==> inputs of quartz <==
// LMFE
module LMFE ( clk, reset, Din, in_en, busy, out_valid, Dout, mem_cen, mem_wen, mem_addr, mem_d, mem_q);
clock: 6.0 ns
lec_check: 0
cap_margin: 20
cell_pad_in_sites_global_placement: 1
core_margin: 10
core_utilization: 40
cts_cluster_size: 51
gpl_routability_driven: 1
hold_slack_margin: -0.06
max_routing_layer: met4
place_density_lb_addon: 0.16
setup_slack_margin: 0.61
slew_margin: 20
tns_end_percent: 60
run.sh (not shown) runs the stock make flow with config.mk's settings and CLKGATE_MAP_FILE=.
==> garnet (differences from quartz) <==
==> flow/config.mk (replaced) <==
export PLATFORM = sky130hd
export DESIGN_NAME = LMFE
export DESIGN_NICKNAME = LMFE
export VERILOG_FILES = /design/flow/design.v
export SDC_FILE = /design/flow/constraint.sdc
export NUM_CORES = 4
export LEC_CHECK = 0
export CAP_MARGIN = 20
export CORE_MARGIN = 2
export CORE_UTILIZATION = 16
export SLEW_MARGIN = 20
==> flow/constraint.sdc (replaced) <==
create_clock -name core_clock -period 4.21 [get_ports {clk}]
set_input_delay 0.8420 -clock core_clock [delete_from_list [all_inputs] [get_ports {clk}]]
set_output_delay 0.8420 -clock core_clock [all_outputs]
set_load 0.01 [all_outputs]
==> raven (differences from quartz) <==
--- a/flow/config.mk
+++ b/flow/config.mk
@@ -6,11 +6,12 @@
 export NUM_CORES = 4
 export LEC_CHECK = 0
-export CAP_MARGIN = 20
+export CAP_MARGIN = 15
 export CELL_PAD_IN_SITES_GLOBAL_PLACEMENT = 1
+export CORE_ASPECT_RATIO = 0.83
 export CORE_MARGIN = 10
-export CORE_UTILIZATION = 40
-export CTS_CLUSTER_SIZE = 51
+export CORE_UTILIZATION = 26
+export CTS_CLUSTER_SIZE = 36
 export GPL_ROUTABILITY_DRIVEN = 1
-export HOLD_SLACK_MARGIN = -0.06
+export HOLD_SLACK_MARGIN = 0.19
 export MAX_ROUTING_LAYER = met4
 export PLACE_DENSITY_LB_ADDON = 0.16
==> qor summary <==
Result of the run: raven no timing/DRC/antenna violations; quartz no timing/DRC/antenna violations; garnet no timing/DRC/antenna violations
First-pass iteration count of the detailed router: raven 7; quartz 6; garnet 6
GR Util met1: raven 24.1%; quartz 27.8%; garnet 11.9%
Leakage: raven 19.7 nW; quartz 19.6 nW; garnet 19.8 nW
Clock insertion delay at the later pin of the skew report: raven 680 ps; quartz 640 ps; garnet 690 ps
Clk cell area share: raven 4.97%; quartz 5.17%; garnet 4.07%
CTS clk-pin slew, worst paths: raven 60 ps; quartz 60 ps; garnet 70 ps
Largest fanout of any net on the critical path: raven 43; quartz 18; garnet 23
Critical path depth in cells: raven 11; quartz 3; garnet 11
Cell area after layout: raven 42900 um^2; quartz 41900 um^2; garnet 44500 um^2
First-pass GRT wire length: raven 202000 um; quartz 182000 um; garnet 183000 um
Reg2Reg Capture Point: raven med.list_r[13][3]$_DFFE_PP0P_; quartz MainCT.med_data_r[0]$_DFF_PP0_; garnet MainCT.med_data_r[6]$_DFF_PP0_
Met3 Usage GRT: raven 2.25%; quartz 2.46%; garnet 1.04%
Maximum cell stage delay along the critical path: raven 1020 ps; quartz 640 ps; garnet 580 ps
Worst reg-to-reg setup slack: raven 1870 ps; quartz 2090 ps; garnet 350 ps
GR peak layer: raven met1; quartz met2; garnet met2
Initial antenna violation count: raven 3; quartz 0; garnet 2
Design internal power: raven 0.00571 W; quartz 0.00584 W; garnet 0.00767 W
Share of the final layout cell area in sequential cells: raven 28.9%; quartz 29.6%; garnet 27.8%
Post-layout period usage: raven 68.8%; quartz 66.2%; garnet 91.7%
Setup crit end kind: raven register; quartz primary output; garnet register
Gate Area: raven 23200 um^2; quartz 23200 um^2; garnet 23200 um^2
Via count of the first global-routing pass: raven 32500; quartz 32700; garnet 33800
No activity file was given, so power comes from the tool's default toggle rates.
